// ATCONV
module  ATCONV(
	input		clk,
	input		reset,
	output 	    busy,	
	input		ready,	
	output reg	[11:0]	iaddr,
	input signed [12:0]	idata,
	output	reg 	cwr,
	output  reg	[11:0]	caddr_wr,
	output reg 	[12:0] 	cdata_wr,
	output	reg 	crd,
	output reg	[11:0] 	caddr_rd,
	input 	[12:0] 	cdata_rd,
	output reg 	csel
	);
Size: ~110 flip-flops.
==> flow/config.mk <==
export PLATFORM = sky130hd
export DESIGN_NAME = ATCONV
export DESIGN_NICKNAME = ATCONV
export VERILOG_FILES = /design/flow/design.v
export SDC_FILE = /design/flow/constraint.sdc
export NUM_CORES = 4
export LEC_CHECK = 0
export CAP_MARGIN = 15
export CORE_ASPECT_RATIO = 0.5
export CORE_MARGIN = 2
export CORE_UTILIZATION = 38
export CTS_CLUSTER_DIAMETER = 386
export CTS_CLUSTER_SIZE = 99
export PLACE_DENSITY_LB_ADDON = 0.28
export SLEW_MARGIN = 5
export TNS_END_PERCENT = 15
==> flow/constraint.sdc <==
create_clock -name core_clock -period 10.0 [get_ports {clk}]
set_input_delay 2.0000 -clock core_clock [delete_from_list [all_inputs] [get_ports {clk}]]
set_output_delay 2.0000 -clock core_clock [all_outputs]
set_load 0.01 [all_outputs]
run.sh (not shown) runs the stock make flow with config.mk's settings and CLKGATE_MAP_FILE=.
Then changed:
Settings changed: CORE_ASPECT_RATIO 0.5 to 1.37, PLACE_DENSITY_LB_ADDON 0.28 to 0.3.
Result:
- The changed run passed the timing, DRC and antenna checks
- worst hold slack degrades by 0.0055 ns
- cell count falls by 0.90%
- maximum frequency is about the same
- global-route usage falls by 0.89 points
- clock-buffer cell count rises by 5
- non-clock buffer count falls by 2
- final area barely changes
- flip-flop count stays the same

* * *

## v50
The RTL this note starts from:
==> flow/design.v <==
`timescale 1ns/10ps
module  ATCONV(
	input		clk,
	input		reset,
	output 	    busy,	
	input		ready,	
	output reg	[11:0]	iaddr,
	input signed [12:0]	idata,
	output	reg 	cwr,
	output  reg	[11:0]	caddr_wr,
	output reg 	[12:0] 	cdata_wr,
	output	reg 	crd,
	output reg	[11:0] 	caddr_rd,
	input 	[12:0] 	cdata_rd,
	output reg 	csel
	);
	reg [2:0] cur_state, next_state;
	localparam IDLE = 3'd0;
	localparam READ_IMAGE = 3'd1;
	localparam WRITE_MEM0 = 3'd2;
	localparam READ_MEM0 = 3'd3;
	localparam WRITE_MEM1 = 3'd4;
	localparam FINISH = 3'd5;
	reg [5:0] col, row;
	reg [4:0] tempX_L0, tempY_L0;
	reg [3:0] cnt;
	wire [3:0] is_pad;
	assign is_pad[0] = (col < 6'd2);
	assign is_pad[1] = (col > 6'd61);
	assign is_pad[2] = (row < 6'd2);
	assign is_pad[3] = (row > 6'd61);
	assign busy = !(cur_state == FINISH || cur_state == IDLE);
    reg signed [12:0] kernal;
	reg signed [29:0] conv_sum;
	reg [12:0] max;
	always @(posedge clk or posedge reset) begin
		if(reset) cur_state <= IDLE; 
		else cur_state <= next_state;
	end
	always @(*) begin
		case(cur_state)
			IDLE: begin
				if(ready == 1'b1) next_state = READ_IMAGE;
				else next_state = IDLE;
			end
			READ_IMAGE: begin
				if(cnt == 4'd11) next_state = WRITE_MEM0;
				else next_state = READ_IMAGE;
			end
			WRITE_MEM0: begin
				if(row == 6'd63 && col == 6'd63) next_state = READ_MEM0;
				else next_state = READ_IMAGE;
			end
			READ_MEM0: begin
				if(cnt == 4'd5) next_state = WRITE_MEM1;
				else next_state = READ_MEM0;
			end
			WRITE_MEM1: begin
				if(row == 6'd62 && col == 6'd62) next_state = FINISH;
				else next_state = READ_MEM0;
			end
			FINISH: begin
				next_state = IDLE;
			end
			default: begin
				next_state = IDLE;
			end
		endcase
	end
	always @(posedge clk or posedge reset) begin
		if(reset) begin
			col <= 6'd0;
			row <= 6'd0;
			cnt <= 4'd0;
			tempX_L0 <= 5'd0;
			tempY_L0 <= 5'd0;
			csel <= 1'b0;
			cwr <= 1'b0;
			crd <= 1'b0;
			max <= 13'd0;
			iaddr <= 12'd0;
			caddr_rd <= 12'd0;
			caddr_wr <= 12'd0;
			cdata_wr <= 13'd0;
		end
		else begin
			case(cur_state)
				READ_IMAGE: begin
					case(cnt)
						4'd0: begin   
							case({is_pad[2], is_pad[0]})
								2'b00: iaddr <= {row-6'd2, col-6'd2};
								2'b01: iaddr <= {row-6'd2, 6'd0};
								2'b10: iaddr <= {6'd0, col-6'd2};
								2'b11: iaddr <= {6'd0, 6'd0};
						    endcase
							conv_sum <= 30'd0;
						end
						4'd1: begin   
							if(is_pad[2] == 1'b1) iaddr <= {6'd0, col};
							else iaddr <= {row-6'd2, col};
							conv_sum <= $signed(idata) * kernal;
						end
						4'd2: begin   
							case({is_pad[2], is_pad[1]})
								2'b00: iaddr <= {row-6'd2, col+6'd2};
								2'b01: iaddr <= {row-6'd2, 6'd63};
								2'b10: iaddr <= {6'd0, col+6'd2};
								2'b11: iaddr <= {6'd0, 6'd63};
							endcase
							conv_sum <= conv_sum + $signed(idata) * kernal;
						end
						4'd3: begin   
							if(is_pad[0] == 1'b1) iaddr <= {row, 6'd0};
							else iaddr <= {row, col-6'd2};
							conv_sum <= conv_sum + $signed(idata) * kernal;
						end
						4'd4: begin   
							iaddr <= {row, col};
							conv_sum <= conv_sum + $signed(idata) * kernal;
						end
						4'd5: begin   
							if(is_pad[1] == 1'b1) iaddr <= {row, 6'd63};
							else iaddr <= {row, col+6'd2};
							conv_sum <= conv_sum + $signed(idata) * kernal;
						end
						4'd6: begin   
							case({is_pad[3], is_pad[0]})
								2'b00: iaddr <= {row+6'd2, col-6'd2};
								2'b01: iaddr <= {row+6'd2, 6'd0};
								2'b10: iaddr <= {6'd63, col-6'd2};
								2'b11: iaddr <= {6'd63, 6'd0};
							endcase
							conv_sum <= conv_sum + $signed(idata) * kernal;
						end
						4'd7: begin   
							if(is_pad[3] == 1'b1) iaddr <= {6'd63, col};
							else iaddr <= {row+6'd2, col};
							conv_sum <= conv_sum + $signed(idata) * kernal;
						end
						4'd8: begin   
							case({is_pad[3], is_pad[1]})
								2'b00: iaddr <= {row+6'd2, col+6'd2};
								2'b01: iaddr <= {row+6'd2, 6'd63};
								2'b10: iaddr <= {6'd63, col+6'd2};
								2'b11: iaddr <= {6'd63, 6'd63};
							endcase
							conv_sum <= conv_sum + $signed(idata) * kernal;
						end
						4'd9: begin
							conv_sum <= conv_sum + $signed(idata) * kernal;
						end
						4'd10: begin
							conv_sum <= conv_sum + $signed(13'h1FF4);
						end
						4'd11: begin
							caddr_wr <= {row, col};
							cdata_wr <= (conv_sum[16] || conv_sum[16:4] <= 13'd11)? 13'd0 : conv_sum[16:4]-13'd11;
						end
					endcase
					if(cnt == 11) begin
						cnt <= 4'd0;
						cwr <= 1'b1;
						csel <= 1'b0;
					end
					else 
						cnt <= cnt + 4'd1;
				end
				WRITE_MEM0: begin
					cwr <= 1'b0;
					if(col == 6'd63) begin
						col <= 6'd0;
						row <= row + 6'd1;
					end
					else 
						col <= col + 6'd1;
					if(row == 6'd63 && col == 6'd63) begin
						row <= 6'd0;
						col <= 6'd0;
						cwr <= 1'b0;
						crd <= 1'b1;
						csel <= 1'b0;
					end
				end
				READ_MEM0: begin
					case(cnt)
						4'd0: begin
							caddr_rd <= {row, col};
							max <= 13'd0;
						end
						4'd1: begin
							caddr_rd <= {row, col+6'd1};
							max <= cdata_rd;
						end
						4'd2: begin
							caddr_rd <= {row+6'd1, col};
							max <= (max > cdata_rd)? max : cdata_rd; 
						end
						4'd3: begin
							caddr_rd <= {row+6'd1, col+6'd1};
							max <= (max > cdata_rd)? max : cdata_rd; 
						end
						4'd4: begin
							max <= (max > cdata_rd)? max : cdata_rd;
						end
						4'd5: begin 
							caddr_wr <= {tempY_L0, tempX_L0};
							if(max != 13'd0) begin
								if(max[3:0] != 13'd0) cdata_wr <= (max[12:4] + 1) << 4;
								else cdata_wr <= max[12:4] << 4;
							end
							else 
								cdata_wr <= 13'd0;
						end
					endcase
					if(cnt == 4'd5) begin
						cnt <= 4'd0;
						cwr <= 1'b1;
						crd <= 1'b0;
						csel <= 1'b1;
					end
					else 
						cnt <= cnt + 4'd1;
				end
				WRITE_MEM1: begin
					if(tempX_L0 == 5'd31) begin
						tempY_L0 <= tempY_L0 + 5'd1;
						tempX_L0 <= 5'd0;
					end
					else 
						tempX_L0 <= tempX_L0 + 5'd1;
					if(col == 6'd62) begin
						col <= 6'd0;
						row <= row + 6'd2;
					end
					else
						col <= col + 6'd2;
					if(row == 6'd62 && col == 6'd62) begin
						cwr <= 1'b0;
						crd <= 1'b0;
						csel <= 1'b0;
					end
					else begin
						cwr <= 1'b0;
						crd <= 1'b1;
						csel <= 1'b0;
					end
				end
				FINISH: begin
					row <= 6'd0;
					col <= 6'd0;
					tempX_L0 <= 5'd0;
					tempY_L0 <= 5'd0;
				end
			endcase
		end
	end
	always @(*) begin
		case(cnt)
			4'd1: kernal = 13'h1FFF;
			4'd2: kernal = 13'h1FFE;
			4'd3: kernal = 13'h1FFF;
			4'd4: kernal = 13'h1FFC;
			4'd5: kernal = 13'h0010;
			4'd6: kernal = 13'h1FFC;
			4'd7: kernal = 13'h1FFF;
			4'd8: kernal = 13'h1FFE;
			4'd9: kernal = 13'h1FFF;
			default: kernal = 13'h0;
		endcase
	end
endmodule
Settings: LEC_CHECK=0, ABC_AREA=1, CAP_MARGIN=20, CELL_PAD_IN_SITES_DETAIL_PLACEMENT=2, CELL_PAD_IN_SITES_GLOBAL_PLACEMENT=2, CORE_ASPECT_RATIO=1.72, CORE_MARGIN=7, CORE_UTILIZATION=40, CTS_CLUSTER_DIAMETER=191, CTS_CLUSTER_SIZE=58, GPL_ROUTABILITY_DRIVEN=1, GPL_TIMING_DRIVEN=0, HOLD_SLACK_MARGIN=0.09, PLACE_DENSITY=0.68, SLEW_MARGIN=35, TNS_END_PERCENT=20; clock period 10.2 ns.
v50 ran to completion and came out clean on the timing, DRC and antenna checks.
Here is what was changed in the inputs of v42 compared with v50.
Settings: clearing CTS_CLUSTER_DIAMETER, which used to be 191; clearing PLACE_DENSITY, which used to be 0.68; clearing GPL_ROUTABILITY_DRIVEN, which used to be 1; clearing ABC_AREA, which used to be 1; clearing CELL_PAD_IN_SITES_DETAIL_PLACEMENT, which used to be 2; clearing TNS_END_PERCENT, which used to be 20; clearing CELL_PAD_IN_SITES_GLOBAL_PLACEMENT, which used to be 2; clearing CTS_CLUSTER_SIZE, which used to be 58; swapping 35 for 20 in SLEW_MARGIN; swapping 40 for 33 in CORE_UTILIZATION; swapping 7 for 2 in CORE_MARGIN; clearing HOLD_SLACK_MARGIN, which used to be 0.09; clearing GPL_TIMING_DRIVEN, which used to be 0; clearing CORE_ASPECT_RATIO, which used to be 1.72; swapping 10.2 for 8.79 in the clock period (ns, I/O delays scaled along).
--- outcome ---
Having completed the whole flow, v42 delivered a layout that passed the timing, DRC and antenna checks. Side by side, filler-free cell count of the finished design turned out lower in v42 than in v50. Re fraction of area in multi-input gates: v50 and v42 aren't equal, and the lower value belongs to v50. Summary — count of clock-buffer cells in the layout, v42 relative to v50: lower, by 4. Launch point of the worst path = idata[5]: v42; launch point of the worst path = idata[4]: v50. Total cells reported by yosys after synthesis: v50 and v42 compared, lower one is v42.
For v33, these inputs were changed with respect to v42:
Settings: putting PLACE_DENSITY at 0.43 where nothing was set; swapping 33 for 64 in CORE_UTILIZATION; swapping 8.79 for 7.21 in the clock period (ns, I/O delays scaled along).
## What came out
Diff v42 -> v33: count of plain and timing-repair buffers in the layout now sits higher, setup slack went down by 470 ps, cell area increased about 9%. v33: no failed stages, no open violations at the end.
[inputs] v56 vs v33
Settings: changing CORE_UTILIZATION from 64 to 60; removing PLACE_DENSITY (formerly 0.43); changing the clock period (ns, I/O delays scaled along) from 7.21 to 5.15.
==> comparison <==
Across v33 and v56, a clean result was obtained everywhere but in v56.
Diff v56..v33 | count of multi-input gates | unchanged
Delta (v56 minus v33): average vias per placed instance fell by about 3.7%; final critical-path setup slack fell by 1840 ps; total placed cells including tap cells rose by about 4%.
Of v56 and v33, it is v56 that has the lower met1 global-route usage.
Edits applied to the flow inputs when going from v56 to v1:
Settings: a change of CORE_UTILIZATION from 60 to 40; a change of the clock period (ns, I/O delays scaled along) from 5.15 to 10.0.
[summary]
v1: all stages complete, timing, DRC and antenna checks passed. Relative to v56, routed wire length per instance has decreased by 4.3% in v1. Between v56 and v1, the logic share of the area is lower for v56. Per the comparison of v1 with v56, area overhead of the layout relative to synthesis went down 14 points; worst setup slack +3090 ps; count of non-filler cells in the finished layout decreased by 2.2% relative to the old numbers; total wire length after detailed routing down about 6.4%. In v1 the cell count of the worst reg-to-reg path turned out 2 higher than in v56. v1 and v56 ended up with roughly the same final worst hold slack. Changes observed in v1 relative to v56: die width shows an increase of 22%.

* * *

// ATCONV: RTL as listed in full above, without the edits since
==> flow/config.mk <==
export PLATFORM = sky130hd
export DESIGN_NAME = ATCONV
export DESIGN_NICKNAME = ATCONV
export VERILOG_FILES = /design/flow/design.v
export SDC_FILE = /design/flow/constraint.sdc
export NUM_CORES = 4
export LEC_CHECK = 0
export ABC_AREA = 1
export CAP_MARGIN = 20
export CELL_PAD_IN_SITES_GLOBAL_PLACEMENT = 1
export CORE_MARGIN = 9
export CORE_UTILIZATION = 32
export CTS_CLUSTER_DIAMETER = 94
export PLACE_DENSITY = 0.95
export SLEW_MARGIN = 15
==> flow/constraint.sdc <==
create_clock -name core_clock -period 6.36 [get_ports {clk}]
set_input_delay 1.2720 -clock core_clock [delete_from_list [all_inputs] [get_ports {clk}]]
set_output_delay 1.2720 -clock core_clock [all_outputs]
set_load 0.01 [all_outputs]
The starting point produced a layout that fails on negative setup slack.
Change:
ABC_AREA = not set   (was 1)
CTS_CLUSTER_DIAMETER = 387   (was 94)
PLACE_DENSITY = 0.7   (was 0.95)
What happened: The changed run reached the layout checks and failed them: negative setup slack; sequential share of layout area goes up by 0.78 points; final area goes down by 4.1%; routed wire length is lower by 6.5%; clock-buffer cell count goes up by 3; synthesized area hardly moves; first-iteration DRC count went down by 36%; setup slack improved by 0.034 ns.
Change:
CELL_PAD_IN_SITES_GLOBAL_PLACEMENT = 0   (was 1)
CORE_MARGIN = 2   (was 9)
CORE_UTILIZATION = 72   (was 32)
CTS_CLUSTER_DIAMETER = 75   (was 387)
PLACE_DENSITY = not set   (was 0.7)
SETUP_SLACK_MARGIN = 1.83   (was not set)
What happened:
- The changed run never finished: it broke off in global routing (5_1_grt)
- die size decreases by well over a third
- area after synthesis is unchanged
- synthesized cell count is unchanged
Change:
CAP_MARGIN = 10   (was 20)
CELL_PAD_IN_SITES_DETAIL_PLACEMENT = 2   (was not set)
CELL_PAD_IN_SITES_GLOBAL_PLACEMENT = 1   (was 0)
CORE_ASPECT_RATIO = 1.46   (was not set)
CORE_MARGIN = 5   (was 2)
CORE_UTILIZATION = 32   (was 72)
CTS_CLUSTER_DIAMETER = 333   (was 75)
GPL_TIMING_DRIVEN = 0   (was not set)
PLACE_DENSITY = 0.7   (was not set)
SETUP_SLACK_MARGIN = 1.12   (was 1.83)
SLEW_MARGIN = 40   (was 15)
This time the run finished but fails on negative setup slack. Die size is higher by 130%. Synthesized area does not change. Synthesized cell count stays the same.

* * *

RTL: the design.v shown in full above, as it stands there.
Settings: LEC_CHECK=0, ABC_AREA=0, CAP_MARGIN=0, CELL_PAD_IN_SITES_GLOBAL_PLACEMENT=1, CORE_ASPECT_RATIO=0.84, CORE_MARGIN=2, CORE_UTILIZATION=22, CTS_CLUSTER_DIAMETER=245, GPL_ROUTABILITY_DRIVEN=0, MAX_ROUTING_LAYER=met5, MIN_ROUTING_LAYER=met2, PLACE_DENSITY_LB_ADDON=0.27, SETUP_SLACK_MARGIN=1.37, SLEW_MARGIN=20, TNS_END_PERCENT=15; clock period 10.0 ns.
The first run finished clean.
Change:
ABC_AREA = default   (was 0)
CAP_MARGIN = 15   (was 0)
CELL_PAD_IN_SITES_GLOBAL_PLACEMENT = default   (was 1)
CORE_ASPECT_RATIO = 0.5   (was 0.84)
CORE_UTILIZATION = 38   (was 22)
CTS_CLUSTER_DIAMETER = 386   (was 245)
CTS_CLUSTER_SIZE = 99   (was default)
GPL_ROUTABILITY_DRIVEN = default   (was 0)
MAX_ROUTING_LAYER = default   (was met5)
MIN_ROUTING_LAYER = default   (was met2)
PLACE_DENSITY = 0.74   (was default)
PLACE_DENSITY_LB_ADDON = default   (was 0.27)
SETUP_SLACK_MARGIN = -0.47   (was 1.37)
SLEW_MARGIN = 5   (was 20)
The new run passed the timing, DRC and antenna checks.
Worst setup slack got worse by 0.29 ns.
Wire length goes down by 19%.
Non-clock buffer count is lower by 3.
Cell area is lower by 4.0%.
Via count shrinks by 28%.
Change:
CAP_MARGIN = 20   (was 15)
CORE_ASPECT_RATIO = default   (was 0.5)
CORE_UTILIZATION = 72   (was 38)
CTS_CLUSTER_DIAMETER = default   (was 386)
CTS_CLUSTER_SIZE = default   (was 99)
PLACE_DENSITY = 0.42   (was 0.74)
SETUP_SLACK_MARGIN = default   (was -0.47)
SLEW_MARGIN = 20   (was 5)
TNS_END_PERCENT = default   (was 15)
clock period = 4.0 ns   (was 10.0 ns; I/O delays follow)
What happened: The new run ended with an error in 5_1_grt (GRT-0232). Die area came out lower by 46%. Area after synthesis stays the same. Synthesized cell count stays the same.
Change:
CORE_UTILIZATION = 40   (was 72)
PLACE_DENSITY = default   (was 0.42)
clock period = 8.79 ns   (was 4.0 ns; I/O delays follow)
=>
- This time the run passed the timing, DRC and antenna checks
- synthesized cell count does not change
- area after synthesis does not change
- die area grows by 77%
Change:
CORE_UTILIZATION = 72   (was 40)
CTS_CLUSTER_SIZE = 60   (was default)
PLACE_DENSITY_LB_ADDON = 0.26   (was default)
clock period = 7.01 ns   (was 8.79 ns; I/O delays follow)
Outcome:
- Now the flow finished with negative setup slack left
- setup slack gets worse by 2.1 ns
- via count rises by 35%
- final area is higher by 10%
- routed wire length is higher by 71%
- synthesized cell count does not change
- count of clock-buffer cells in the layout came out lower by 2
- clock skew falls by 0.0059 ns
